==> design/flow/config.mk <==
export PLATFORM = sky130hd
export DESIGN_NAME = neuron_intra_Nbits
export DESIGN_NICKNAME = neuron_intra_Nbits
export VERILOG_FILES = /design/flow/design.v
export SDC_FILE = /design/flow/constraint.sdc
export NUM_CORES = 4
export LEC_CHECK = 0
export CAP_MARGIN = 10
export CELL_PAD_IN_SITES_DETAIL_PLACEMENT = 0
export CELL_PAD_IN_SITES_GLOBAL_PLACEMENT = 1
export CORE_MARGIN = 2
export CORE_UTILIZATION = 24
export GPL_ROUTABILITY_DRIVEN = 1
export HOLD_SLACK_MARGIN = -0.09
export MAX_ROUTING_LAYER = met4
export PLACE_DENSITY_LB_ADDON = 0.01
export SETUP_SLACK_MARGIN = 1.87
export SLEW_MARGIN = 20
==> design/flow/constraint.sdc <==
create_clock -name core_clock -period 22.5 [get_ports {clk}]
set_input_delay 4.5000 -clock core_clock [delete_from_list [all_inputs] [get_ports {clk}]]
set_output_delay 4.5000 -clock core_clock [all_outputs]
set_load 0.01 [all_outputs]
==> design/flow/design.v <==
module neuron_intra_Nbits #(
    parameter N = 16,
    parameter N_INPUTS = 16,
    parameter LOG_N_INPUTS = 4  
) (
    input  wire                         clk,
    input  wire                         rst,
    input  wire                         en,
    input  wire signed [N*N_INPUTS-1:0] W,     
    input  wire signed [N*N_INPUTS-1:0] X_N,   
    output reg signed [         N-1:0] Out
);
  wire signed [2*N*N_INPUTS-1:0] prod;
  wire signed [         N-1:0] act_out;
  genvar i;
  generate
    for (i = 0; i < N_INPUTS; i = i + 1) begin : mults
      wire signed [N-1:0] Wi;
      wire signed [N-1:0] Xi;
      assign Wi = W[i*N+:N];
      assign Xi = X_N[i*N+:N];
      assign prod[i*2*N+:2*N] = Wi * Xi;
    end
  endgenerate
  genvar j, k;
  generate
    for (j = 0; j < LOG_N_INPUTS; j = j + 1) begin : ADDER_TREE
      wire signed [2*N*(N_INPUTS >> (j+1))-1:0] sum_stage;
      if(j == 0) begin
        for (k = 0; k < (N_INPUTS >> (j+1)); k = k + 1) begin : STAGE0
          assign sum_stage[2*k*N+:2*N] = prod[2*k*2*N+:2*N] + prod[(2*k+1)*2*N+:2*N];
        end
      end else begin
        for (k = 0; k < (N_INPUTS >> (j+1)); k = k + 1) begin : STAGEJ
          assign sum_stage[2*k*N+:2*N] = ADDER_TREE[j-1].sum_stage[2*k*2*N+:2*N] + ADDER_TREE[j-1].sum_stage[(2*k+1)*2*N+:2*N];
        end
      end
    end
    wire signed [2*N-1:0] sum_all;
    assign sum_all = ADDER_TREE[LOG_N_INPUTS-1].sum_stage;
  endgenerate
  reg signed [2*N-1:0] acc;
  always @(posedge clk or posedge rst) begin
    if (rst) begin
		acc <= 0;
		Out <= 0;
	 end
    else if (en) begin
		acc <= sum_all;
		Out <= act_out;
	 end
  end
  localparam signed [N-1:0] MAX_VAL = {1'b0, {(N-1){1'b1}}};  
  assign act_out = (acc < 0) ? 0 : (acc > MAX_VAL) ? MAX_VAL : acc;
endmodule
==> design/flow/run.sh <==
#!/bin/bash
# the make line also repeats each setting of config.mk as NAME=value (left out here)
make -C /OpenROAD-flow-scripts/flow DESIGN_CONFIG=/design/flow/config.mk WORK_HOME=/design/flow/orfs CLKGATE_MAP_FILE= finish
==> impl.org, run 1 <==
#+TITLE: Implementation results

** Route
- Total length of routed wires :: roughly 740,000 um
- In this run the remaining antenna-violating nets after routing total 0.
- Count of TritonRoute iterations in the first routing pass :: 8
- Initial detailed-routing violation count :: about 4,600
- Number of remaining DRC errors :: 0
- The routed layout has 102,100 vias.
- For this sky-water flow run, the detailed-routed wirelength per cell is reported as approximately 30 um.
- Vias/cell :: a little over 4

** Clock tree
- After clock tree synthesis, the flow added hold-fix buffers numbering 0.
- # Post-CTS Setup Buffers :: 0
- Per the post-CTS timing run, clock transition at the registers of the reported paths is about 0.10 ns.
- Latest clock arrival within the worst-skew pair :: roughly 0.37 ns
- TritonCTS built the clock tree.
- TritonCTS created 5 clock buffers.
- Root buf cell :: sky130_fd_sc_hd__clkbuf_16
- Number of instances resized during post-cts repair :: 0
- Depth of the CTS H-tree :: 2
- The CTS log lists the clock sinks for this run as 48.
- No sink is reached through more buffers than the 2 on the longest clock path.

** Synthesis
- Number of synthesized flops with an enable pin :: 0
- Synth async-reset ratio :: 1.000
- Flip-flop cell with the highest count after synthesis :: sky130_fd_sc_hd__dfrtp_1
- Yosys reports the multiplexer fraction of the synthesized area as 0.001846.
- After synthesis, the largest family of logic cells by area is adder cells.
- Count of instantiated cells in the yosys netlist :: around 16,000
- In this run, the synthesized area fraction spent on AND-OR/OR-AND gates is recorded as 0.004183.
- YS chip area :: about 0.16 mm^2
- FA/HA/MAJ Cells, Area Fraction :: 0.7047
- Cell type contributing the most total cell area after synthesis :: sky130_fd_sc_hd__fa_1
- The number of nets handed over by synthesis was between 20,000 and 25,000.
- Biggest area cells :: sky130_fd_sc_hd__fa_1 64%, sky130_fd_sc_hd__inv_1 12%, sky130_fd_sc_hd__and2_1 7.0%
- Synth Area in Simple Gates :: 0.1310
- The synthesis report lists the Yosys warning total as 1.
- Registers, synthesis :: 48
- Leading post-synthesis cells by instance count :: 5,257 x sky130_fd_sc_hd__inv_1, 5,042 x sky130_fd_sc_hd__fa_1, 2,113 x sky130_fd_sc_hd__nand2_1, 1,760 x sky130_fd_sc_hd__and2_1, 828 x sky130_fd_sc_hd__ha_1
- In this run the cell area of the synthesized design comes to approximately 0.16 mm^2.
- The gate-level netlist out of Yosys references between 40 and 50 unique cell types.
- In this run, the synthesized area fraction spent on xor and xnor cells is recorded as 0.01336.
- Averaged over all synthesized cells, the footprint is roughly 10 um^2.
- The synthesis stats list as the most numerous cell sky130_fd_sc_hd__inv_1.
- Area leader share :: 0.6391
- Per the post-synthesis report, the number of cells in the design is about 16,000.
- Register area share after synthesis :: 0.007605

** Setup path
- In this design, the largest share of critical-path delay is due to adder cells.
- Data arrives at the worst endpoint at 16.68 ns.
- Worst reg2reg setup slack :: around 20 ns
- Number of cells on the worst reg-to-reg path :: 4
- Critical path's largest stage delay :: slightly below 1 ns
- In this run the worst setup path begins at W[63].
- The capture point of the worst register-to-register path is recorded as Out[6]$_DFFE_PP0P_.
- STA classifies the critical path startpoint as an input pin.
- Data required time of the worst path :: approximately 23 ns
- Critical Path Stages :: 35
- The worst setup path is of the in2reg kind.
- For reference, the critical path is captured by acc[31]$_DFFE_PP0P_.
- Biggest fanout along the worst timing path :: 16
- The number of buffers and inverters on the critical path is 8.
- Cell seen most often among critical-path stages :: sky130_fd_sc_hd__fa_1
- Reg2reg start :: acc[19]$_DFFE_PP0P_
- Slowest library cell on the worst path :: sky130_fd_sc_hd__clkdlybuf4s50_1
- Crit end category :: flop

** Timing
- For this run, the final setup violation count is recorded as 0.
- Total Neg Setup Slack :: 0 ns
- Highest attainable clock frequency :: between 60 and 70 MHz
- Normalized max-slew margin :: 0.2435
- After layout, the setup clock skew is reported as approximately 0.024 ns.
- Once routing completed, OpenROAD measured the worst setup slack at a little over 6 ns.
- The routed design could run at a clock period as short as about 16 ns.
- The final max-slew violation count recorded for this run is 0.
- Setup repair after global routing left no endpoint under its margin.
- The transition time recorded at the tightest slew-check pin is 1.127 ns.
- Worst-case hold slack :: between 0.5 and 0.6 ns
- Crit share post-route :: 0.7307
- In the final report, the number of hold violations comes to 0.

** Die
- X dimension of the die :: between 800 and 900 um
- Cell row count :: slightly below 300
- around 530 I/O pins were placed.
- Die Y-Extent :: between 800 and 900 um
- Placeable core region :: about 0.65 mm^2
- FP Core Util :: 0.2412
- Total die size :: 0.6646 mm^2

** Global routing
- The first global-routing pass estimated 1,034,000 um of wire.
- Across every metal layer, demand over resource in global routing totals 0.2312.
- The via count of the first global-routing pass came to roughly 120k.
- Pin count of the biggest net entering global routing :: 49
- Global-route congestion overflow total :: 0
- Initial antenna violation count :: between 50 and 60

** Layout
- Total non-filler cell area in the finished layout :: 0.1738 mm^2
- Final #Nets :: around 23,000
- Between the synthesized netlist and the finished layout, the area growth was recorded as 10.01%.

** Min path
- According to the hold report, the worst path is of the reg2reg type.
- In this run the most critical hold path is launched from acc[21]$_DFFE_PP0P_.
- Number of cells on the worst hold path :: 2
- Hold Path End :: acc[21]$_DFFE_PP0P_

** Run status
- The run finished with no timing, DRC or antenna violations.

** Flow run
- Per the run summary, max-cap violations total 0.
- The number of warnings reported in the stage logs is ~46.

** Place
- Per the gpl log, the routability congestion estimate is 0.8596.
- According to the dpl log, the detail-placed design has an HPWL of roughly 660,000 um.
- Per the placement log, port buffering inserted between 500 and 600 buffers.
- Pre-CTS worst setup slack :: 5.634 ns
- Detailed placement reports a standard cell area of roughly 0.17 mm^2.
## routing by layer
layer,track usage,vias up,part of all wire
li1,-,44390,-
met1,0.3099,56340,0.46
met2,0.4047,1171,0.51
met3,0.006883,157,0.015
met4,0.02449,0,0.014
met5,-,-,0
## layout make-up
| type | count | area (um^2) |
|---|---|---|
| clock buffers | 5 | 125.1 |
| diodes | 18 | 45.04 |
| fillers | 70940 | 481000 |
| inverters | 5258 | 19740 |
| well taps | 8671 | 10850 |
| repair buffers | 717 | 6686 |
| multi-input cells | 10410 | 135000 |
| clock inverters | 3 | 68.82 |
| flip-flops and latches | 48 | 1201 |
## through the flow
stage                     utilization  instances
after floorplan                     -      16240
after global placement         0.2650      25100
after detailed placement       0.2650      25100
after CTS                      0.2653      25110
after global routing           0.2653      25120
final                          0.2654      25130
==> inputs of run 2 (changes only) <==
Settings changed: CAP_MARGIN 10 to 20, CELL_PAD_IN_SITES_DETAIL_PLACEMENT 0 to 1, CORE_ASPECT_RATIO from default to 1.97, CTS_CLUSTER_SIZE from default to 10, GPL_ROUTABILITY_DRIVEN 1 to 0, GPL_TIMING_DRIVEN from default to 1, MAX_ROUTING_LAYER met4 to met5, MIN_ROUTING_LAYER from default to met2, PLACE_DENSITY_LB_ADDON 0.01 to 0.09, SETUP_SLACK_MARGIN 1.87 to 4.1, TNS_END_PERCENT from default to 35.
Clock period 22.5 ns to 13.8 ns, I/O delays scaled along.
==> run 2 against run 1 <==
- still clean on timing, DRC and antenna
- register-to-register slack got worse by 8.3 ns
- die area about the same
- non-clock buffer count increased by 1700
- global-route usage increased by 15 points
- area after synthesis unchanged
- synthesized cell count unchanged
- clock-buffer cell count increased by 1
- cell count increased by 7.8%
- first-iteration DRC count increased to 6.1 times the previous value
==> impl.org, run 2 <==
#+TITLE: Implementation results

** Min path
- The report gives the cell count of the worst hold path as 2.
- The startpoint identified for the worst hold timing path is Out[6]$_DFFE_PP0P_.
- Hold Path End :: Out[6]$_DFFE_PP0P_
- The min-delay analysis places its worst path in the category reg2reg.

** Run status
- Result of the run :: no timing/DRC/antenna violations

** Clock tree
- The number of clock buffers added by TritonCTS is 5.
- Latest clock arrival within the worst-skew pair :: roughly 0.34 ns
- Depth of the CTS H-tree :: 2
- Root buf cell :: sky130_fd_sc_hd__clkbuf_16
- Hold_buf cts :: 0
- The clock net in this run drives a total of roughly 48 sinks.
- CTS tree :: built
- No sink is reached through more buffers than the 2 on the longest clock path.
- Clock transition at the register clock pins on the worst setup and hold paths after CTS :: 0.08 ns

** Die
- The floorplan report gives the top-level pin count as about 530.
- The die covers around 0.66 mm^2.
- The die is a little under 600 um wide.
- Placeable core region :: about 0.66 mm^2
- FP Core Util :: 0.2406
- Cell row count :: around 420
- Die Y-Extent :: around 1100 um

** Synthesis
- Per the synthesis report, the simple-gate share of the synthesized area is 0.1310.
- The synthesized netlist was found by Yosys to have 16,240 cells.
- By area the synthesized netlist is led by sky130_fd_sc_hd__fa_1 64%, sky130_fd_sc_hd__inv_1 12%, sky130_fd_sc_hd__and2_1 7.0%.
- The cell-mix breakdown from Yosys lists the adder-cell area share as 0.7047.
- Per the synthesis report, the XOR/XNOR share of the synthesized area is 0.01336.
- After synthesis the netlist holds a flip-flop and latch count of ~48.
- Avg Cell Area, Syn :: roughly 10 um^2
- Among the non-sequential cells, adder cells take the most area.
- Syn nets :: 22,620
- Number of synthesized flops with an enable pin :: 0
- For reference, the top cells by count after synthesis are 5,257 x sky130_fd_sc_hd__inv_1, 5,042 x sky130_fd_sc_hd__fa_1, 2,113 x sky130_fd_sc_hd__nand2_1, 1,760 x sky130_fd_sc_hd__and2_1, 828 x sky130_fd_sc_hd__ha_1.
- After synthesis, the share of cell area in mux cells is 0.001846.
- Looking at the gate-level netlist, the highest instance count belongs to sky130_fd_sc_hd__inv_1.
- In the synthesized netlist the async set-or-reset flop fraction comes to 1.000.
- Number of standard cells after synthesis :: between 15,000 and 20,000
- YS chip area :: between 0.15 and 0.2 mm^2
- Sorting the Yosys area breakdown by cell type puts at the top sky130_fd_sc_hd__fa_1.
- Count of synthesis-stage warnings from yosys :: 1
- Synthesized area :: between 0.15 and 0.2 mm^2
- And-or/or-and share of the synthesized area :: 0.004183
- Area leader share :: 0.6391
- The most used flip-flop cell after synthesis is sky130_fd_sc_hd__dfrtp_1.
- Register area share after synthesis :: 0.007605
- Number of distinct standard cells referenced by the synthesized netlist :: slightly above 40

** Setup path
- Worst reg2reg setup slack :: 11.31 ns
- Counting both buffers and inverters, the worst setup path holds a total of 12.
- Per STA, the worst path accumulates the most delay in the family adder cells.
- Slowest library cell on the worst path :: sky130_fd_sc_hd__dlymetal6s2s_1
- Reg2reg start :: acc[30]$_DFFE_PP0P_
- Number of cells on the worst reg-to-reg path :: 5
- Looking at the reg2reg group, the worst path ends at Out[1]$_DFFE_PP0P_.
- Looking at the critical path, the highest net fanout was 5.
- Data required time of the worst path :: around 14 ns
- Origin of the worst setup path :: X_N[197]
- All stages included, the depth of the critical timing path comes to 39.
- Crit Path Category :: in2reg
- The worst setup path is captured at a flop.
- OpenSTA lists the critical path endpoint as acc[31]$_DFFE_PP0P_.
- Critical path's largest stage delay :: roughly 0.56 ns
- Arr. time, crit path :: 13.16 ns
- Per STA, the library cell used most along the worst path is sky130_fd_sc_hd__fa_1.
- The worst setup path is launched from an input pin.

** Route
- The script parses the final routing iteration and logs DRC violations as 0.
- After the first detailed-routing iteration, the DRC count stood at 28,260.
- Total length of routed wires :: ~850,000 um
- Detailed routing inserted a total of between 150k and 200k vias.
- Vias/cell :: 5.885
- Avg WL per Cell :: roughly 31 um
- In the log, the iteration count for the first detailed-route pass is 6.
- The detail route stage leaves a number of antenna-violating nets equal to 0.

** Timing
- The final hold violation count recorded for this run is 0.
- Crit share post-route :: 0.9373
- Highest attainable clock frequency :: around 77 MHz
- Normalized max-slew margin :: 0.2424
- Total count of max-transition violations in the final report :: 0
- Looking at the max-slew report, the worst-margin pin has a slew of approximately 1.1 ns.
- The worst path meets setup with approximately 0.87 ns of slack.
- Worst-case hold slack :: about 0.49 ns
- Worst Clk Skew :: roughly 0.017 ns
- RSZ-0062 raised after global routing :: true
- Number of setup violations in the final report :: 0
- Counting I/O delays and the setup requirement, the final critical path takes between 10 and 15 ns.

** Layout
- Once layout is complete, the cells apart from fillers number 27,100.
- The area growth from synthesis to layout is 25.58%.
- Final #Nets :: ~25,000
- The layout report lists the combined flip-flop and latch area as roughly 0.0012 mm^2.
- The multi-input combinational cells in the finished layout cover a total of about 0.14 mm^2.
- After filler insertion, the fill cell instance count of the layout stands at 74,560.

** Flow run
- Per the run summary, max-cap violations total 0.
- The logs give a warning total of approximately 50.

** Place
- Number of buffers inserted by port buffering :: roughly 530
- Detailed placement ended at an HPWL of ~730,000 um.
- DP Cell Count :: about 26,000
- Setup slack on the worst path after placement came out at -0.1551 ns.

** Global routing
- Met2 Use GR :: 0.5546
- In the global route stage, met3 resource usage came out at 0.3710.
- After global routing the overflow that remains totals 0.
- Top Usage Layer GRT :: met2
- The initial antenna violation count came to approximately 65.
- Fraction of met1 tracks used by global routing :: 0
- Via count of the first global-routing pass :: just under 200k
- GRT Total Usage :: 0.3855
- Entering global routing, the biggest net connects between 40 and 50 pins.
- The first global-routing pass estimated between 1,000,000 and 1,500,000 um of wire.
## run 2: what timing repair did
item	CTS	global route
resized	1149	722
cloned	49	16
buffers inserted	519	140
endpoints found under the setup margin	29	29
pin swaps	350	396
## run 2: layer usage
metal | vias to the layer above | routed length, um
met4 | 60 | 106200
met3 | 5282 | 251100
met2 | 47630 | 494600
li1 | 48110 | -
met5 | - | 1583
met1 | 58390 | 0
## run 2: area by class of cell
cell class              count  area share
flip-flops and latches     48    0.006056
inverters                5258      0.1000
multi-input cells       10410      0.6918
well taps                8610     0.05431
clock buffers               6   0.0006497
repair buffers           2417      0.1427
clock inverters             1  0.00002523
diodes                    349    0.004403
## run 2: through the flow
stage          instance area [um^2]  utilization  TNS [ns]
2_1_floorplan                158400            -         0
6_report                     198300       0.3022         0
3_3_place_gp                 186200       0.2837   -0.1771
3_5_place_dp                 186200       0.2837   -0.4265
4_1_cts                      194200       0.2959         0
5_1_grt                      197800       0.3014         0
==> inputs of run 3 (changes only) <==
Settings changed: CELL_PAD_IN_SITES_DETAIL_PLACEMENT 1 to 0, CORE_ASPECT_RATIO 1.97 to 1.19, CORE_UTILIZATION 24 to 55, CTS_CLUSTER_DIAMETER from default to 62, GPL_ROUTABILITY_DRIVEN 0 to 1, GPL_TIMING_DRIVEN 1 to default, HOLD_SLACK_MARGIN -0.09 to default, MIN_ROUTING_LAYER met2 to default, PLACE_DENSITY_LB_ADDON 0.09 to 0.04, SETUP_SLACK_MARGIN 4.1 to default, TNS_END_PERCENT 35 to 5.
Clock period 13.8 ns to 22.5 ns, I/O delays scaled along.
==> run 3 against run 2 <==
- synthesized cell count stayed put
- via count fell by 33%
- cell count is 26% lower
- critical path depth is 4 lower
- sequential share of layout area increased by 0.12 points
- design area fell by 16%
- clock-buffer cell count shrank 1
- worst setup slack improved by 5.8 ns
- routed wire length is 36% lower
- largest cell class unchanged
- highest routed layer unchanged
==> impl.org, run 3 <==
#+TITLE: Implementation results

** Flow run
- Across all stage logs, warnings added up to about 46.
- The run reported a max-capacitance violation count of 0.

** Setup path
- In this run the critical register-to-register path is launched from acc[30]$_DFFE_PP0P_.
- Critical Path Stages :: 35
- Along the worst path, the maximum fanout reaches 16.
- Slowest library cell on the worst path :: sky130_fd_sc_hd__clkdlybuf4s50_1
- The worst setup path is captured at a flop.
- Cell seen most often among critical-path stages :: sky130_fd_sc_hd__fa_1
- Launching element type of the critical path :: input pin
- Origin of the worst setup path :: X_N[48]
- Measured in cells, the most critical reg-to-reg path has a length of 4.
- The timing report gives the worst reg2reg path a setup slack of between 20 and 25 ns.
- Capturing element of the worst setup path :: acc[31]$_DFFE_PP0P_
- Per STA, the worst path accumulates the most delay in the family adder cells.
- The critical path in this run is classified as in2reg.
- Number of buffers and inverters on the critical path :: 8
- The timing report gives the biggest stage delay along the critical path as ~0.90 ns.
- The worst register-to-register path ends at Out[4]$_DFFE_PP0P_.
- STA puts the critical path data required time at between 20 and 25 ns.
- Arr. time, crit path :: between 15 and 20 ns

** Route
- Avg WL per Cell :: 26.99 um
- Initial detailed-routing violation count :: around 7,300
- Total length of routed wires :: roughly 540,000 um
- Via total after detailed routing :: approximately 110k
- The pre-antenna-repair detailed-routing pass consisted of 5 iterations.
- Final antenna-violating net count :: 0
- Per the detail_route report, vias per standard cell equal between 5 and 6.
- Number of remaining DRC errors :: 0

** Clock tree
- Maximum clock path buffer count :: 2
- # Post-CTS Setup Buffers :: 0
- Root buf cell :: sky130_fd_sc_hd__clkbuf_16
- Depth of the CTS H-tree :: 2
- The number of clock buffers added by TritonCTS is 5.
- The clock net in this run drives a total of 48 sinks.
- TritonCTS built the clock tree.
- Number of instances resized during post-cts repair :: 0
- The later pin in the worst-skew pair is clocked with a latency of 0.34 ns.
- Hold repair after CTS inserted 0 buffers.
- Clock transition at the register clock pins on the worst setup and hold paths after CTS :: ~0.080 ns

** Place
- The final weighted congestion recorded by global placement is roughly 1.1.
- The count of buffers added on input and output ports is about 530.
- The wire-length estimate of the detail-placed layout is between 400,000 and 500,000 um.

** Global routing
- Global-route wire length before repair :: 807,900 um
- Initial antenna violation count :: 19
- Global-route congestion overflow total :: 0
- Entering global routing, the biggest net connects 49 pins.
- GRT Total Usage :: 0.3898
- The via count of the first global-routing pass was 119,100.

** Synthesis
- Leading post-synthesis cells by instance count :: 5,257 x sky130_fd_sc_hd__inv_1, 5,042 x sky130_fd_sc_hd__fa_1, 2,113 x sky130_fd_sc_hd__nand2_1, 1,760 x sky130_fd_sc_hd__and2_1, 828 x sky130_fd_sc_hd__ha_1
- Syn nets :: approximately 23,000
- YS chip area :: 0.1579 mm^2
- Avg Cell Area, Syn :: about 9.7 um^2
- Synth async-reset ratio :: 1.000
- Synth Area in Simple Gates :: 0.1310
- Biggest area cells :: sky130_fd_sc_hd__fa_1 64%, sky130_fd_sc_hd__inv_1 12%, sky130_fd_sc_hd__and2_1 7.0%
- Most common cell in the netlist :: sky130_fd_sc_hd__inv_1
- Synthesis inferred 48 register bits.
- Area leader share :: 0.6391
- The share of the Yosys chip area taken by registers is 0.007605.
- Synth logic family :: adder cells
- Per the synthesis report, the AND-OR/OR-AND share of the synthesized area is 0.004183.
- Yosys stat counts between 15,000 and 20,000 cells in the synthesized netlist.
- In this run, the synthesized area fraction spent on xor and xnor cells is recorded as 0.01336.
- The post-synth count of flops with an enable pin is 0.
- The synthesis report lists the Yosys warning total as 1.
- Of all cell types, the one taking the most synthesized area is sky130_fd_sc_hd__fa_1.
- Post-synthesis mux area share :: 0.001846
- The gate-level netlist out of Yosys references ~41 unique cell types.
- Looking at the cell usage after synthesis, the top flip-flop cell is sky130_fd_sc_hd__dfrtp_1.
- Synthesis produced 16,240 cells.
- The cell-mix breakdown from Yosys lists the adder-cell area share as 0.7047.
- The mapped netlist covers ~0.16 mm^2.

** Run status
- The flow ran to the end and the layout has no timing, DRC or antenna violations.

** Timing
- The final timing report lists a hold violation count of 0.
- Crit share post-route :: 0.7058
- Number of setup violations in the final report :: 0
- The pin closest to its max-slew limit shows a slew of roughly 1.1 ns.
- The final timing report lists a max-slew violation count of 0.
- Counting I/O delays and the setup requirement, the final critical path takes between 15 and 20 ns.
- Highest attainable clock frequency :: about 63 MHz
- RSZ-0062 raised after global routing :: false
- Checking max transition, the worst relative margin is 0.2471.
- For the final database, setup skew stands at 0.02663 ns.
- Summed over all failing endpoints, the final setup total negative slack is 0 ns.

** Layout
- Final #Nets :: roughly 23,000
- Area growth syn-to-layout :: 5.486%
- Fillcell total :: between 20,000 and 30,000
- End-of-flow core utilization :: 0.5832

** Die
- The floorplan step defined a die boundary enclosing 0.2915 mm^2.
- The floorplan step records an initial core utilization of 0.5528.
- Placeable core region :: around 0.29 mm^2
- X dimension of the die :: between 400 and 500 um
- The floorplan has ~210 rows.
- Top-Level Pins :: 531
- The vertical die dimension reported for this design is between 500 and 600 um.

** Min path
- The startpoint identified for the worst hold timing path is acc[7]$_DFFE_PP0P_.
- Note that the worst hold path type here is reg2reg.
- Looking at the hold checks, the worst path lands on acc[7]$_DFFE_PP0P_.
- Number of cells on the worst hold path :: 1
-- run 3: cell type report --
cell class	count	area, um^2	area share
clock inverter	3	68.82	0.0004130
sequential	48	1201	0.007210
timing repair buffer	580	5670	0.03404
antenna	12	30.03	0.0001802
tap	3780	4730	0.02839
clock buffer	5	125.1	0.0007510
multi-input combinational	10410	135000	0.8106
inverter	5258	19740	0.1185
-- run 3: per-stage QoR --
stage,worst slack (ns),hold WS [ns],area (um^2),instances
2_1_floorplan,8.012,0.4537,157900,16240
3_3_place_gp,6.389,0.4636,166400,20070
3_5_place_dp,6.303,0.4735,166400,20070
4_1_cts,6.621,0.4911,166600,20080
5_1_grt,6.172,0.5229,166600,20090
6_report,6.619,0.4952,166600,20090
-- run 3: metal layers --
metal,global-route usage,vias to the layer above,share of wire
met1,0.4905,57390,0.37
met4,0.2561,10,0.087
met5,0,-,0.00011
li1,-,44130,-
met2,0.6416,3600,0.49
met3,0.04289,949,0.057
==> inputs of run 4 (changes only) <==
Settings changed: CELL_PAD_IN_SITES_DETAIL_PLACEMENT 0 to default, CELL_PAD_IN_SITES_GLOBAL_PLACEMENT 1 to default, CORE_ASPECT_RATIO 1.19 to 1.24, CORE_MARGIN 2 to 5, CORE_UTILIZATION 55 to 48, CTS_CLUSTER_DIAMETER 62 to default, CTS_CLUSTER_SIZE 10 to 48, GPL_ROUTABILITY_DRIVEN 1 to 0, GPL_TIMING_DRIVEN from default to 1, MAX_ROUTING_LAYER met5 to default, PLACE_DENSITY_LB_ADDON 0.04 to default, SETUP_SLACK_MARGIN from default to -0.33, SLEW_MARGIN 20 to 15, TNS_END_PERCENT 5 to 85.
Clock period 22.5 ns to 21.1 ns, I/O delays scaled along.
==> run 4 against run 3 <==
- global-route usage fell by 7.1 points
- critical path type unchanged
- die area rose by 17%
- routed wire length fell by 2.4%
- design area increased by 0.40%
- register-to-register slack worse by 1.3 ns
==> impl.org, run 4 <==
#+TITLE: Implementation results

** Layout
- End-of-flow core utilization :: 0.5106
- Multi-input gate area in the final layout :: roughly 0.14 mm^2
- Register Area :: about 0.0012 mm^2
- Final #Nets :: between 20,000 and 25,000
- In the final layout, the fill cell count is around 31,000.
- In this run the layout overhead on the synthesized area is reported as 5.913%.
- Count of non-filler cells in the finished layout :: just over 20,000

** Route
- Via total after detailed routing :: between 100k and 150k
- Avg WL per Cell :: ~26 um
- Vias/cell :: between 5 and 6
- According to the report, the first pass of detailed routing completed in 6 iterations.
- TritonRoute reported its final design rule violation total as 0.
- The detailed router finished its first iteration with a little under 7,000 violations.
- Total length of routed wires :: approximately 530,000 um
- Nets still carrying antenna violations after routing amount to 0.

** Synthesis
- The number of cells reported by Yosys stat comes to roughly 16,000.
- By area the synthesized netlist is led by sky130_fd_sc_hd__fa_1 64%, sky130_fd_sc_hd__inv_1 12%, sky130_fd_sc_hd__and2_1 7.0%.
- Synthesis produced 16,240 cells.
- Leading post-synthesis cells by instance count :: 5,257 x sky130_fd_sc_hd__inv_1, 5,042 x sky130_fd_sc_hd__fa_1, 2,113 x sky130_fd_sc_hd__nand2_1, 1,760 x sky130_fd_sc_hd__and2_1, 828 x sky130_fd_sc_hd__ha_1
- Avg Cell Area, Syn :: slightly below 10 um^2
- Number of synthesized flops with an enable pin :: 0
- The cell-mix breakdown from Yosys lists the adder-cell area share as 0.7047.
- Cell type contributing the most total cell area after synthesis :: sky130_fd_sc_hd__fa_1
- The number of different library cells used by synthesis comes to between 40 and 50.
- Flip-flop cell with the highest count after synthesis :: sky130_fd_sc_hd__dfrtp_1
- Registers, synthesis :: 48
- Per the synthesis report, the AND-OR/OR-AND share of the synthesized area is 0.004183.
- Synth logic family :: adder cells
- Per Yosys stat, the portion of area used by sequential elements is 0.007605.
- The stat command in Yosys gives a chip area of roughly 0.16 mm^2.
- The share of synthesized area in the top cell type comes to 0.6391.
- Counting the warning lines in the Yosys log gives 1.
- Per the synthesis report, the XOR/XNOR share of the synthesized area is 0.01336.
- Most common cell in the netlist :: sky130_fd_sc_hd__inv_1
- Synth async-reset ratio :: 1.000
- Per the synthesis report, the simple-gate share of the synthesized area is 0.1310.
- Post-synthesis mux area share :: 0.001846
- Synthesized area :: 0.1579 mm^2
- Syn nets :: approximately 23,000

** Setup path
- Biggest fanout along the worst timing path :: 16
- Slowest library cell on the worst path :: sky130_fd_sc_hd__clkdlybuf4s50_1
- STA classifies the critical path startpoint as an input pin.
- Number of buffers and inverters on the critical path :: 8
- Crit end category :: flop
- In this design, the largest share of critical-path delay is due to adder cells.
- Crit Path Category :: in2reg
- Endpoint of the worst-slack reg-to-reg timing path :: Out[4]$_DFFE_PP0P_
- Arr. time, crit path :: roughly 16 ns
- Logic depth along the worst register-to-register path is recorded as 4.
- Origin of the worst setup path :: X_N[48]
- Cell seen most often among critical-path stages :: sky130_fd_sc_hd__fa_1
- Capturing element of the worst setup path :: acc[31]$_DFFE_PP0P_
- In this run the critical register-to-register path is launched from acc[26]$_DFFE_PP0P_.
- Data required time of the worst path :: approximately 21 ns
- Critical path's largest stage delay :: 0.89 ns
- Critical Path Stages :: 35
- Worst reg2reg setup slack :: 19.00 ns

** Flow run
- Max-cap violations in this run came to 0.
- Across all stage logs, warnings added up to between 40 and 50.

** Clock tree
- The tree is rooted in a sky130_fd_sc_hd__clkbuf_16.
- The report puts the hold buffer count at CTS at 0.
- Clock transition at the register clock pins on the worst setup and hold paths after CTS :: 0.07 ns
- In this run the post-CTS setup repair buffer count came out at 0.
- Clock sinks :: about 48
- TritonCTS built the clock tree.
- Latest clock arrival within the worst-skew pair :: 0.33 ns
- The report lists the number of cells resized after CTS as 0.
- Number of CTS-inserted buffers :: 5
- Counting along the longest clock path gives a buffer depth of 2.
- Depth of the CTS H-tree :: 2

** Timing
- Post-route minimum period :: 15.51 ns
- The pin closest to its max-slew limit shows a slew of between 1 and 1.5 ns.
- Total Neg Setup Slack :: 0 ns
- The end-of-flow timing check tallies setup violations at 0.
- Final hold violations :: 0
- Headroom to the max-slew limit came out at 0.2275.
- Setup repair after global routing left no endpoint under its margin.
- Highest attainable clock frequency :: ~64 MHz
- The final timing report lists clock skew as ~0.037 ns.
- Counting pins that exceed their max-slew limit in the final report gives 0.
- Dividing the final minimum period by the clock period gives 0.7351.

** Global routing
- Global-route wire length before repair :: 791,900 um
- The initial antenna violation count was around 47.
- GRT Total Usage :: 0.3183
- Per the GRT congestion report, total overflow comes to 0.
- Entering global routing, the biggest net connects just under 50 pins.
- The via count of the first global-routing pass is around 120k.

** Place
- Detailed Place HPWL :: between 400,000 and 500,000 um
- DP Cell Count :: about 21,000
- The buffer_ports step reported a buffer count of around 530.

** Die
- Measured along the x axis, the die boundary spans ~530 um.
- FP Core Util :: 0.4821
- The floorplan step set the die height to around 650 um.
- Cell row count :: about 230
- In this run the full chip footprint comes out at ~0.34 mm^2.
- Placeable core region :: 0.3276 mm^2
- Top-Level Pins :: roughly 530

** Run status
- Result of the run :: no timing/DRC/antenna violations

** Min path
- Number of cells on the worst hold path :: 1
- Per the hold report, the tightest min-delay path originates at acc[24]$_DFFE_PP0P_.
- Worst Hold Class :: reg2reg
- The path with the worst hold slack has its endpoint at acc[24]$_DFFE_PP0P_.
## run 4: metal layers
metal  up-vias  share of wire  track usage
met2      3787           0.50       0.5447
met4        28          0.090       0.2122
met1     57590           0.35       0.3725
met3      1092          0.062      0.04761
li1      44100              -            -
met5         -        0.00034            0
## run 4: layout make-up
class	count	area share
Tap cell	4366	0.03266
Clock inverter	3	0.0004114
Antenna cell	16	0.0002393
Sequential cell	48	0.007180
Clock buffer	5	0.0007480
Timing Repair Buffer	570	0.03348
Inverter	5258	0.1180
Multi-Input combinational cell	10410	0.8073
## run 4: metrics by stage
stage                     worst slack (ns)  instance area (um^2)  hold slack, ns
after floorplan                      6.892                157900          0.4537
after global placement               5.296                167000          0.4685
after detailed placement             5.237                167000          0.4700
after CTS                            5.534                167200          0.5010
after global routing                 4.994                167300          0.5203
final                                5.590                167300          0.4979
==> inputs of run 5 (changes only) <==
Settings changed: CAP_MARGIN 20 to 15, CORE_ASPECT_RATIO 1.24 to default, CORE_MARGIN 5 to 2, CORE_UTILIZATION 48 to 70, CTS_CLUSTER_SIZE 48 to default, GPL_ROUTABILITY_DRIVEN 0 to default, GPL_TIMING_DRIVEN 1 to default, MAX_ROUTING_LAYER from default to met4, SETUP_SLACK_MARGIN -0.33 to 1.3, SLEW_MARGIN 15 to 20, TNS_END_PERCENT 85 to default.
Clock period 21.1 ns to 11.0 ns, I/O delays scaled along.
==> run 5 against run 4 <==
- now fails the layout checks on negative setup slack
- register-to-register slack worse by 10 ns
- sequential share of layout area down 0.081 points
- cell count increased by 3.9%
- clock skew decreased by 0.029 ns
- non-clock buffer count increased by 2148
- clock-buffer cell count grew 1
==> impl.org, run 5 <==
#+TITLE: Implementation results

** Synthesis
- The synthesized design contains 0 enable-type register cells.
- Of the total synthesized cell area, the portion taken by AND-OR and OR-AND cells is 0.004183.
- In the post-synthesis netlist, the cell with the most instances is sky130_fd_sc_hd__inv_1.
- Looking at area per cell type in the netlist, the leader is sky130_fd_sc_hd__fa_1.
- Per the synth stats, the flop cell with the highest instance count is sky130_fd_sc_hd__dfrtp_1.
- Synth Area in Simple Gates :: 0.1310
- YS chip area :: around 0.16 mm^2
- The synthesized netlist occupies a cell area of 0.1579 mm^2.
- Counting flops with an async set or reset pin after synthesis yields a share of 1.000.
- Register area share after synthesis :: 0.007605
- A synthesized cell averages 9.728 um^2.
- Synthesis produced a netlist with a net count of between 20,000 and 25,000.
- Count of synthesis-stage warnings from yosys :: 1
- Leading post-synthesis cells by instance count :: 5,257 x sky130_fd_sc_hd__inv_1, 5,042 x sky130_fd_sc_hd__fa_1, 2,113 x sky130_fd_sc_hd__nand2_1, 1,760 x sky130_fd_sc_hd__and2_1, 828 x sky130_fd_sc_hd__ha_1
- Count of instantiated cells in the yosys netlist :: approximately 16,000
- Number of distinct standard cells referenced by the synthesized netlist :: between 40 and 50
- The area fraction of the largest cell type after synthesis is 0.6391.
- For reference, the mux area share after synthesis is 0.001846.
- Of the total synthesized cell area, the portion taken by XOR and XNOR cells is 0.01336.
- Synth logic family :: adder cells
- Counting every instance in the synthesized netlist gives between 15,000 and 20,000.
- Biggest area cells :: sky130_fd_sc_hd__fa_1 64%, sky130_fd_sc_hd__inv_1 12%, sky130_fd_sc_hd__and2_1 7.0%
- Once synthesis finished, the tally of register bits stood at between 40 and 50.
- FA/HA/MAJ Cells, Area Fraction :: 0.7047

** Setup path
- The setup path with the least slack is of type in2reg.
- Biggest fanout along the worst timing path :: 4
- Arr. time, crit path :: roughly 13 ns
- Origin of the worst setup path :: W[239]
- The timing report shows the most common cell along the critical path to be sky130_fd_sc_hd__fa_1.
- Slowest library cell on the worst path :: sky130_fd_sc_hd__fa_1
- In this run the critical register-to-register path is captured at Out[8]$_DFFE_PP0P_.
- Critical Path Stages :: 36
- Launching element type of the critical path :: input pin
- The timing report gives the worst reg2reg path a setup slack of 8.53 ns.
- In this design, the largest share of critical-path delay is due to adder cells.
- Capturing element of the worst setup path :: acc[31]$_DFFE_PP0P_
- Number of cells on the worst reg-to-reg path :: 4
- Number of buffers and inverters on the critical path :: 9
- Crit end category :: flop
- The critical path endpoint has a required time of about 11 ns.
- Reg2reg start :: acc[19]$_DFFE_PP0P_
- For this run, the slowest stage of the critical path takes between 0.8 and 0.9 ns.

** Clock tree
- CTS tree :: built
- The root buffer cell chosen for the clock tree is sky130_fd_sc_hd__clkbuf_16.
- Clock sinks :: around 48
- Clock transition at the register clock pins on the worst setup and hold paths after CTS :: 0.08 ns
- Latest clock arrival within the worst-skew pair :: about 0.32 ns
- Maximum clock path buffer count :: 2
- CTS built an H-tree with a depth of 2.
- Buffers inserted during clock tree synthesis total 5.

** Die
- Row generation in the floorplan step produced approximately 170 rows.
- Total die size :: 0.2294 mm^2
- Placeable core region :: 0.2245 mm^2
- FP Core Util :: 0.7037
- The die is roughly 480 um wide.
- Die Y-Extent :: 479.0 um
- The floorplan report gives the top-level pin count as 531.

** Place
- Note, the detailed placer reported a final HPWL of slightly below 500,000 um.
- Per the detailed placement report, the placed cell area equals approximately 0.18 mm^2.
- After its last routability iteration, the placer logged a weighted congestion of approximately 1.2.
- In this run, placement finished with an instance count of about 21,000.
- The placement report lists the number of port buffers as ~530.
- The pre-CTS setup check shows a worst slack of -1.840 ns.

** Flow run
- In this run the maximum-capacitance check reported violations numbering 0.
- Tool warning count :: approximately 52

** Layout
- The count of cells in the finished layout, fillers not included, comes to 21,470.
- Area growth syn-to-layout :: 19.43%
- The final report gives the standard cell area, fillers excluded, as around 0.19 mm^2.
- According to the finish report, the design has a final net count of between 20,000 and 25,000.

** Global routing
- Top Usage Layer GRT :: met2
- Summed over all routing layers, the global router reports a total usage of 0.5391.
- In the global route stage, met3 resource usage came out at 0.1269.
- Met2 Use GR :: 0.8182
- Pin count of the biggest net entering global routing :: just under 50
- Global-route congestion overflow total :: 0
- met1 track demand over resource after global routing is 0.5925.
- Via count of the first global-routing pass :: 141,100
- The first global-routing pass estimated approximately 860,000 um of wire.
- Initial antenna violation count :: 40

** Route
- The first TritonRoute pass finished after 9 iterations.
- Vias/cell :: between 5 and 6
- Avg WL per Cell :: between 20 and 30 um
- Final antenna-violating net count :: 0
- Number of remaining DRC errors :: 0
- For this block, the routed nets add up to roughly 600,000 um of wire.
- Via total after detailed routing :: approximately 130k
- Initial detailed-routing violation count :: roughly 14,000

** Timing
- For the finished layout, the period the worst path requires is 12.76 ns.
- Slew at the pin with the worst max-slew slack :: 1.093 ns
- Total count of max-transition violations in the final report :: 0
- Final hold violations :: 0
- The highest clock rate this design can be run at is about 78 MHz.
- Once routing completed, OpenROAD measured the worst setup slack at -1.764 ns.
- Number of setup violations in the final report :: 23
- The tightest hold path in the finished design has a slack of around 0.49 ns.
- In the final run the clock tree shows a worst skew of ~0.0082 ns.
- The worst-case max-slew headroom was logged as 0.2690.
- Crit share post-route :: 1.160
- RSZ-0062 raised after global routing :: true

** Run status
- The checks that failed were negative setup slack.
- Result of the run :: failed layout checks

** Min path
- The most critical min-delay path falls under reg2reg.
- Hold Path End :: Out[0]$_DFFE_PP0P_
- Origin of the worst min-delay path :: Out[0]$_DFFE_PP0P_
- Along the worst hold path, the cell count comes to 2.
run 5: routing by layer:
metal / up-vias / routed length, um
met4: 0 / 77630
met5: - / 0
met3: 4029 / 71200
met1: 63410 / 177200
met2: 10460 / 268100
li1: 48550 / -
run 5: timing repair:
| action | in CTS | in global routing |
|---|---|---|
| gates cloned | 43 | 7 |
| gates resized | 1729 | 567 |
| setup endpoints to repair | 28 | 28 |
| setup buffers | 315 | 72 |
| hold buffers | 0 | 0 |
| pin swaps | 761 | 419 |
run 5: final cells by class:
type / count / area [um^2]
Inverter: 5258 / 19820
Clock inverter: 2 / 15.01
Fill cell: 12110 / 35820
Sequential cell: 48 / 1201
Clock buffer: 6 / 138.9
Tap cell: 2992 / 3744
Antenna cell: 41 / 102.6
Multi-Input combinational cell: 10410 / 138000
Timing Repair Buffer: 2718 / 25630
run 5: stage by stage:
stage | utilization | setup TNS (ns)
floorplan | - | -1.841
global placement | 0.8050 | -29.59
detailed placement | 0.8050 | -31.21
CTS | 0.8326 | -12.14
global route | 0.8403 | -25.66
finish | 0.8404 | -23.36
==> inputs of run 6 (changes only) <==
Settings changed: CORE_UTILIZATION 70 to 72, CTS_CLUSTER_SIZE from default to 60, HOLD_SLACK_MARGIN from default to 0.29, SETUP_SLACK_MARGIN 1.3 to -0.59.
Clock period 11.0 ns to 8.69 ns, I/O delays scaled along.
==> run 6 against run 5 <==
- the layout still fails its checks (negative setup slack)
- worst setup slack worse by 1.5 ns
- non-clock buffer count is 462 lower
- critical path depth is 1 lower
- first-iteration DRC count is 0.42% higher
- critical endpoint unchanged
- routed wire length is 4.0% lower
==> impl.org, run 6 <==
#+TITLE: Implementation results

** Run status
- The flow ran to the end, but the layout failed its checks.
- Fail Reasons :: negative setup slack

** Die
- X dimension of the die :: 472.4 um
- For this configuration, the core starts out at a cell density of 0.7259.
- Measured along the y axis, the die boundary spans approximately 470 um.
- Top-Level Pins :: 531
- Cell row count :: around 170
- Total die size :: 0.2231 mm^2
- Placeable core region :: 0.2176 mm^2

** Layout
- Area growth syn-to-layout :: 15.09%
- Final #Nets :: ~24,000
- The filler cells instantiated in the layout total between 10,000 and 15,000.
- For this run, the share of the core covered by cells in the final layout is 0.8354.

** Clock tree
- Clock transition at the register clock pins on the worst setup and hold paths after CTS :: 0.09 ns
- The tree built by TritonCTS fans out to 48 sinks.
- Depth of the CTS H-tree :: 2
- Latest clock arrival within the worst-skew pair :: ~0.32 ns
- Counting along the longest clock path gives a buffer depth of 2.
- Hold_buf cts :: 0
- Root buf cell :: sky130_fd_sc_hd__clkbuf_16
- The number of clock buffers added by TritonCTS is 5.
- TritonCTS built the clock tree.

** Min path
- Hold Path End :: Out[6]$_DFFE_PP0P_
- Worst Hold Class :: reg2reg
- Origin of the worst min-delay path :: Out[6]$_DFFE_PP0P_
- In the hold timing report, the worst path depth is 2.

** Setup path
- Crit Path Category :: in2reg
- Critical Path Stages :: 35
- Grouping stages by cell kind, the critical path spends the most delay in adder cells.
- The most critical setup path has its startpoint at X_N[126].
- STA lists the endpoint of the worst register-to-register path as Out[12]$_DFFE_PP0P_.
- Data required time of the worst path :: slightly below 9 ns
- Capturing element of the worst setup path :: acc[31]$_DFFE_PP0P_
- The timing report notes that buffer and inverter cells on the critical path total 8.
- Launching element type of the critical path :: input pin
- Number of cells on the worst reg-to-reg path :: 4
- STA classifies the critical path endpoint as a flop.
- Among all stages on the critical path, the maximum delay recorded is between 0.7 and 0.8 ns.
- Slowest library cell on the worst path :: sky130_fd_sc_hd__fa_1
- Biggest fanout along the worst timing path :: 8
- Reg2reg start :: acc[26]$_DFFE_PP0P_
- Arr. time, crit path :: between 10 and 15 ns
- The timing report gives the worst reg2reg path a setup slack of 5.77 ns.
- The timing report shows the most common cell along the critical path to be sky130_fd_sc_hd__fa_1.

** Synthesis
- Count of instantiated cells in the yosys netlist :: 16,240
- YS chip area :: ~0.16 mm^2
- In this run, the synthesized area fraction spent on xor and xnor cells is recorded as 0.01336.
- Among the non-sequential cells, adder cells take the most area.
- In the synthesized netlist, the number of instances is about 16,000.
- The synthesized design contains 0 enable-type register cells.
- Flip-flop cell with the highest count after synthesis :: sky130_fd_sc_hd__dfrtp_1
- Number of distinct standard cells referenced by the synthesized netlist :: 41
- Of the post-synthesis cell area, the dominant cell type holds 0.6391.
- Post-synthesis mux area share :: 0.001846
- After synthesis, the share of flip-flops with an asynchronous set or reset is 1.000.
- Most common cell in the netlist :: sky130_fd_sc_hd__inv_1
- And-or/or-and share of the synthesized area :: 0.004183
- Cell type contributing the most total cell area after synthesis :: sky130_fd_sc_hd__fa_1
- Leading post-synthesis cells by instance count :: 5,257 x sky130_fd_sc_hd__inv_1, 5,042 x sky130_fd_sc_hd__fa_1, 2,113 x sky130_fd_sc_hd__nand2_1, 1,760 x sky130_fd_sc_hd__and2_1, 828 x sky130_fd_sc_hd__ha_1
- The cell-mix breakdown from Yosys lists the simple-gate area share as 0.1310.
- In this run, the synthesized area fraction spent on adder and majority cells is recorded as 0.7047.
- Per Yosys stat, the portion of area used by sequential elements is 0.007605.
- Avg Cell Area, Syn :: 9.728 um^2
- Warnings reported by Yosys during synthesis add up to 1.
- Biggest area cells :: sky130_fd_sc_hd__fa_1 64%, sky130_fd_sc_hd__inv_1 12%, sky130_fd_sc_hd__and2_1 7.0%
- Syn nets :: about 23,000
- The mapped netlist covers between 0.15 and 0.2 mm^2.
- Synthesis inferred 48 register bits.

** Route
- Met3 WL post-DR :: about 66,000 um
- Highest layer used for signal routing :: met4
- In the routed design, unresolved DRC markers number 0.
- Final antenna-violating net count :: 0
- Vias/cell :: 5.907
- Dividing the detail-routed wire length by the instance count gives roughly 27 um.
- Count of TritonRoute iterations in the first routing pass :: 9
- Via total after detailed routing :: roughly 120k
- Routed length on met2 :: about 260,000 um
- In this run, the number of DRC markers left after iteration 0 of detailed routing was ~14,000.
- Total length of routed wires :: approximately 570,000 um
- Wire length on met1 :: about 170,000 um

** Timing
- The critical path in the final layout is reported with a setup slack of -3.293 ns.
- Hold-check failures listed in the final report amount to 0.
- The final report lists the setup-violating endpoint count as 29.
- Total Neg Setup Slack :: -67.08 ns
- Pins over their slew limit in the final report were tallied at 0.
- Crit share post-route :: 1.379
- Clock skew on the completed layout was measured at approximately 0.013 ns.
- For the pin with the worst max-slew slack, the measured transition is about 1.1 ns.
- Setup repair after global routing could not meet its margin everywhere.
- Normalized max-slew margin :: 0.2813
- Highest attainable clock frequency :: between 80 and 90 MHz
- The final timing report derives a shortest allowable period of between 10 and 15 ns.

** Global routing
- The via count of the first global-routing pass was 139,300.
- Global-route wire length before repair :: between 800,000 and 900,000 um
- Entering global routing, the biggest net connects a little under 50 pins.
- Global-route congestion overflow total :: 0
- The global routing report lists combined usage of all routing layers as 0.5413.
- Initial antenna violation count :: 31

** Place
- Pre-CTS worst setup slack :: -3.705 ns
- Detailed Place HPWL :: between 500,000 and 600,000 um
- Final weighted congestion in routability-driven placement :: ~1.2
- Number of buffers inserted by port buffering :: about 530

** Flow run
- Max Cap Violations :: 0
- The number of warnings reported in the stage logs is between 50 and 60.
## run 6: layout make-up
| type | count | area [um^2] | area share |
|---|---|---|---|
| clock buffer | 5 | 125.1 | 0.0006883 |
| tap | 2854 | 3571 | 0.01965 |
| antenna | 35 | 87.58 | 0.0004818 |
| clock inverter | 3 | 21.27 | 0.0001170 |
| inverter | 5258 | 19790 | 0.1088 |
| multi-input combinational | 10410 | 137100 | 0.7542 |
| sequential | 48 | 1201 | 0.006608 |
| timing repair buffer | 2256 | 19890 | 0.1094 |
## run 6: per-layer routing
metal / GRT usage / up-vias
li1: - / 47550
met1: 0.6025 / 61810
met2: 0.8092 / 9906
met3: 0.1249 / 4008
met4: 0.5073 / 0
met5: - / -
## run 6: through the flow
stage / cells / cell area, um^2 / hold WS, ns
after floorplan: 16240 / 158900 / 0.4539
after global placement: 20840 / 180500 / 0.4660
after detailed placement: 20840 / 180500 / 0.4752
after CTS: 20810 / 180900 / 0.4936
after global routing: 20860 / 181800 / 0.5204
final: 20870 / 181800 / 0.5020
## run 6: timing repair
action,in CTS,in global routing
setup buffers,54,77
resized,823,945
gates cloned,3,7
setup endpoints to repair,29,29
pin swaps,257,328
==> inputs of run 7 (changes only) <==
Settings changed: CAP_MARGIN 15 to 20, CELL_PAD_IN_SITES_DETAIL_PLACEMENT from default to 1, CELL_PAD_IN_SITES_GLOBAL_PLACEMENT from default to 2, CORE_UTILIZATION 72 to 40, CTS_CLUSTER_SIZE 60 to default, HOLD_SLACK_MARGIN 0.29 to default, MAX_ROUTING_LAYER met4 to default, MIN_ROUTING_LAYER from default to met2, PLACE_DENSITY_LB_ADDON from default to 0.13, SETUP_SLACK_MARGIN -0.59 to -0.51, SLEW_MARGIN 20 to 40, TNS_END_PERCENT from default to 40.
Clock period 8.69 ns to 13.5 ns, I/O delays scaled along.
==> run 7 against run 6 <==
- worst setup slack improved by 3.1 ns
- design area down 0.86%
- clock skew increased by 0.0070 ns
- cell count grew 9.8%
- critical endpoint is now acc[28]$_DFFE_PP0P_
- the layout still fails its checks (negative setup slack)
- utilization down 38 points
- first-iteration DRC count grew 77%
- register-to-register slack improved by 5.7 ns
- sequential cell count is the same
- sequential share of layout area about the same
==> impl.org, run 7 <==
#+TITLE: Implementation results

** Clock tree
- Maximum clock path buffer count :: 2
- Clock sinks :: 48
- Clock transition at the register clock pins on the worst setup and hold paths after CTS :: ~0.090 ns
- Per the repair_timing log after CTS, setup buffers inserted total 0.
- CTS added clock buffers totalling 5.
- CTS tree :: built
- At the later pin of the worst-skew pair, clock insertion delay measures 0.35 ns.
- Looking at the clock tree report, the H-tree level count equals 2.
- The cell sitting at the root of the clock tree is a sky130_fd_sc_hd__clkbuf_16.

** Timing
- In this build the clock could be raised as far as 72.84 MHz.
- Number of setup violations in the final report :: 8
- Final hold violations :: 0
- Worst-case hold slack :: approximately 0.49 ns
- Worst Clk Skew :: ~0.020 ns
- Once routing completed, OpenROAD measured the worst setup slack at -0.2280 ns.
- Total count of max-transition violations in the final report :: 0
- Post-route minimum period :: approximately 14 ns
- Slew at the pin with the worst max-slew slack :: approximately 1.1 ns
- Crit share post-route :: 1.017
- Setup total negative slack on the finished layout was measured at -0.9339 ns.
- Normalized max-slew margin :: 0.2786

** Min path
- In this run the most critical hold path is launched from acc[7]$_DFFE_PP0P_.
- Worst Hold Class :: reg2reg
- For hold timing, the worst endpoint is acc[7]$_DFFE_PP0P_.
- In the hold timing report, the worst path depth is 1.

** Synthesis
- In this run, the synthesized area fraction spent on and/or/nand/nor cells is recorded as 0.1310.
- Number of distinct standard cells referenced by the synthesized netlist :: 41
- Syn nets :: about 23,000
- Registers, synthesis :: between 40 and 50
- The portion of synthesized area spent on multiplexers is 0.001846.
- Register area share after synthesis :: 0.007605
- In the post-synthesis netlist, the cell with the most instances is sky130_fd_sc_hd__inv_1.
- The area fraction of the largest cell type after synthesis is 0.6391.
- The number of cells reported by Yosys stat comes to 16,240.
- Cell type contributing the most total cell area after synthesis :: sky130_fd_sc_hd__fa_1
- After synthesis, the most frequently instantiated cells are 5,257 x sky130_fd_sc_hd__inv_1, 5,042 x sky130_fd_sc_hd__fa_1, 2,113 x sky130_fd_sc_hd__nand2_1, 1,760 x sky130_fd_sc_hd__and2_1, 828 x sky130_fd_sc_hd__ha_1.
- FA/HA/MAJ Cells, Area Fraction :: 0.7047
- After synthesis, the largest family of logic cells by area is adder cells.
- The warning tally printed by Yosys for this design is 1.
- And-or/or-and share of the synthesized area :: 0.004183
- Xor and xnor area share after synthesis :: 0.01336
- The synthesized netlist occupies a cell area of between 0.15 and 0.2 mm^2.
- YS chip area :: about 0.16 mm^2
- Number of standard cells after synthesis :: 16,240
- Biggest area cells :: sky130_fd_sc_hd__fa_1 64%, sky130_fd_sc_hd__inv_1 12%, sky130_fd_sc_hd__and2_1 7.0%
- Flip-flop cell with the highest count after synthesis :: sky130_fd_sc_hd__dfrtp_1
- Per the synth stats, the proportion of register bits with asynchronous set or reset is 1.000.
- Each instance of the synthesized netlist takes up on average approximately 9.7 um^2.
- In this run, synthesis inferred 0 flip-flops with an integrated enable.

** Flow run
- The number of maximum-capacitance violations recorded for the run is 0.
- Warnings raised by the tools during the run amount to ~46.

** Setup path
- Worst reg2reg setup slack :: 11.47 ns
- The kind of cell with the highest combined delay along the critical path is adder cells.
- Crit end category :: flop
- OpenSTA lists the critical path endpoint as acc[28]$_DFFE_PP0P_.
- The number of cells on the worst reg-to-reg path is 6.
- The critical path endpoint has a required time of ~14 ns.
- All stages included, the depth of the critical timing path comes to 36.
- Number of buffers and inverters on the critical path :: 10
- Slowest library cell on the worst path :: sky130_fd_sc_hd__fa_1
- The worst setup path is of the in2reg kind.
- For the worst reg-to-reg path, the startpoint reported by OpenROAD is acc[16]$_DFFE_PP0P_.
- STA lists the endpoint of the worst register-to-register path as Out[1]$_DFFE_PP0P_.
- Launching element type of the critical path :: input pin
- In this run the worst path has a maximum fanout of 9.
- Cell seen most often among critical-path stages :: sky130_fd_sc_hd__fa_1
- According to the timing report, the arrival time at the worst endpoint equals 13.96 ns.
- The timing report gives the biggest stage delay along the critical path as 0.72 ns.
- Tracing the worst setup path back leads to its startpoint at X_N[50].

** Die
- The share of the core area taken by cells at floorplan is 0.4021.
- Placeable core region :: around 0.39 mm^2
- Top-Level Pins :: 531
- Per the OpenROAD floorplan log, the height of the die is between 600 and 700 um.
- X dimension of the die :: ~630 um
- The floorplan step defined a die boundary enclosing about 0.40 mm^2.
- Cell row count :: ~230

** Layout
- Final #Nets :: about 24,000
- Area growth syn-to-layout :: 14.10%

** Run status
- The flow ran to the end, but the layout failed its checks.
- Fail Reasons :: negative setup slack

** Route
- Vias/cell :: roughly 6.7
- Initial detailed-routing violation count :: roughly 24,000
- Final antenna-violating net count :: 0
- The first TritonRoute pass finished after 8 iterations.
- Via total after detailed routing :: ~150k
- Number of remaining DRC errors :: 0
- Avg WL per Cell :: roughly 29 um
- Total length of routed wires :: 660,000 um

** Place
- According to the dpl log, the detail-placed design has an HPWL of ~600,000 um.
- Number of buffers inserted by port buffering :: ~530
- Final weighted congestion in routability-driven placement :: around 1.1

** Global routing
- Initial antenna violation count :: ~69
- The via count of the first global-routing pass was roughly 190k.
- Overall routing resource usage recorded by global route was 0.4999.
- The first global-routing pass estimated 942,900 um of wire.
- Pin count of the biggest net entering global routing :: approximately 49
- Global-route congestion overflow total :: 0
run 7: layout make-up:
| class | count | area [um^2] |
|---|---|---|
| Fill cell | 44600 | 212600 |
| Clock inverter | 3 | 68.82 |
| Sequential cell | 48 | 1202 |
| Timing Repair Buffer | 1785 | 17050 |
| Inverter | 5258 | 19740 |
| Antenna cell | 176 | 440.4 |
| Multi-Input combinational cell | 10410 | 135100 |
| Clock buffer | 5 | 125.1 |
| Tap cell | 5220 | 6531 |
run 7: timing repair:
item,4_1_cts,5_1_grt
resized,0,1
endpoints found under the setup margin,0,2
hold buffers,0,0
run 7: routing by layer:
layer	up-vias	global-route usage	wire length (um)
li1	46640	-	-
met5	-	0.1976	8710
met4	240	0.09210	60060
met1	56940	-	0
met3	4026	0.6338	260600
met2	45100	0.6145	330600
run 7: stage by stage:
stage	cells	setup slack, ns	utilization	instance area [um^2]
6_report	22900	-0.2280	0.4588	180200
4_1_cts	22730	0.01528	0.4576	179800
3_3_place_gp	22720	-0.2654	0.4571	179500
2_1_floorplan	16240	0.8123	-	157900
3_5_place_dp	22720	-0.3482	0.4571	179600
5_1_grt	22840	-0.4910	0.4584	180000
==> inputs of run 8 (changes only) <==
Settings changed: CAP_MARGIN 20 to 10, CELL_PAD_IN_SITES_DETAIL_PLACEMENT 1 to default, CELL_PAD_IN_SITES_GLOBAL_PLACEMENT 2 to default, CORE_ASPECT_RATIO from default to 1.67, CORE_MARGIN 2 to 6, CORE_UTILIZATION 40 to 28, CTS_CLUSTER_DIAMETER from default to 264, CTS_CLUSTER_SIZE from default to 71, GPL_ROUTABILITY_DRIVEN from default to 0, HOLD_SLACK_MARGIN from default to -0.1, MAX_ROUTING_LAYER from default to met4, MIN_ROUTING_LAYER met2 to default, PLACE_DENSITY_LB_ADDON 0.13 to 0.07, SETUP_SLACK_MARGIN -0.51 to default, SLEW_MARGIN 40 to 10, TNS_END_PERCENT 40 to default.
==> run 8 against run 7 <==
- now clean on timing, DRC and antenna
- cell count up 11%
- hold slack worse by 0.0045 ns
- sequential share of layout area about the same
- register-to-register slack better by 0.46 ns
- area after synthesis unchanged
- first-iteration DRC count down 80%
- clock skew about the same
- utilization down 12 points
- synthesized cell count unchanged
- critical path depth down 1
- routed wire length up 12%
==> impl.org, run 8 <==
#+TITLE: Implementation results

** Run status
- Result of the run :: no timing/DRC/antenna violations

** Clock tree
- Latest clock arrival within the worst-skew pair :: about 0.32 ns
- Number of CTS-inserted buffers :: 5
- Clock transition at the register clock pins on the worst setup and hold paths after CTS :: 0.09 ns
- CTS tree :: built

** Synthesis
- Per the post-synthesis stats, the area per cell is ~10 um^2.
- Register area share after synthesis :: 0.007605
- Synth async-reset ratio :: 1.000
- Count of instantiated cells in the yosys netlist :: between 15,000 and 20,000
- Number of standard cells after synthesis :: roughly 16,000
- Of the combinational cells, the family taking the most area is adder cells.
- Cell type contributing the most total cell area after synthesis :: sky130_fd_sc_hd__fa_1
- Post-synthesis mux area share :: 0.001846
- Number of distinct standard cells referenced by the synthesized netlist :: 41
- After synthesis, the cell types taking the most area are sky130_fd_sc_hd__fa_1 64%, sky130_fd_sc_hd__inv_1 12%, sky130_fd_sc_hd__and2_1 7.0%.

** Setup path
- Per the timing report, the most critical flop-to-flop path originates at acc[26]$_DFFE_PP0P_.
- Arr. time, crit path :: between 10 and 15 ns
- Origin of the worst setup path :: W[223]
- The most numerous cell type found on the critical path is sky130_fd_sc_hd__fa_1.
- Data required time of the worst path :: roughly 14 ns
- The timing report lists the critical path depth as 35 cells.
- Biggest fanout along the worst timing path :: 13
- Slowest library cell on the worst path :: sky130_fd_sc_hd__fa_1
- Number of buffers and inverters on the critical path :: 10

** Layout
- The final layout contains 24,330 nets.
- The finished layout reports a core utilization of 0.3373.

** Timing
- Static timing analysis puts the maximum clock frequency at 74.98 MHz.
- For the finished layout, the period the worst path requires is 13.34 ns.
- Per the final timing report, the hold violations number 0.
- The end-of-flow timing check tallies setup violations at 0.
- Once routing completed, OpenROAD measured the worst setup slack at 0.1630 ns.

** Place
- During placement, the flow inserted port buffers numbering about 530.
- Pre-CTS worst setup slack :: -0.3709 ns

** Die
- In this run the core area contains 356 standard-cell rows.
- Die Y-Extent :: 982.6 um
- Placeable core region :: around 0.56 mm^2

** Route
- The final route contains about 110k vias.
- Detailed-route iteration 0 reported a violation count of a little under 5,000.

** Flow run
- Tool warning count :: between 40 and 50
- Max Cap Violations :: 0

** Global routing
- Global-route wire length before repair :: between 1,000,000 and 1,500,000 um
- GRT Total Usage :: 0.2630

** Min path
- For hold timing, the worst endpoint is acc[7]$_DFFE_PP0P_.
==> run 8: final cells by class <==
type                            instances  area, um^2  area share
Clock buffer                            5       125.1   0.0006599
Sequential cell                        48        1201    0.006335
Inverter                             5258       19740      0.1041
Clock inverter                          3       68.82   0.0003629
Multi-Input combinational cell      10410      135100      0.7127
Antenna cell                           42       105.1   0.0005543
Timing Repair Buffer                 2228       23830      0.1257
Tap cell                             7518        9407     0.04961
==> run 8: stage by stage <==
step	instances	area [um^2]	TNS, ns
6_report	25510	189600	0
5_1_grt	25500	189600	-0.006831
4_1_cts	25470	189400	0
3_5_place_dp	25460	189200	-1.339
3_3_place_gp	25460	189200	-1.434
2_1_floorplan	16240	157900	0
==> run 8: repair_timing <==
| item | 4_1_cts | 5_1_grt |
|---|---|---|
| gates resized | 1 | 42 |
| pin swaps | 0 | 10 |
| setup endpoints to repair | 1 | 6 |
| endpoints found under the hold margin | 0 | 0 |
==> run 8: routing by layer <==
metal | up-vias | track usage | part of all wire
met5 | - | - | 0
met4 | 0 | 0.1418 | 0.072
met3 | 861 | 0.01091 | 0.017
met2 | 2017 | 0.5298 | 0.59
met1 | 60650 | 0.2455 | 0.32
li1 | 47460 | - | -
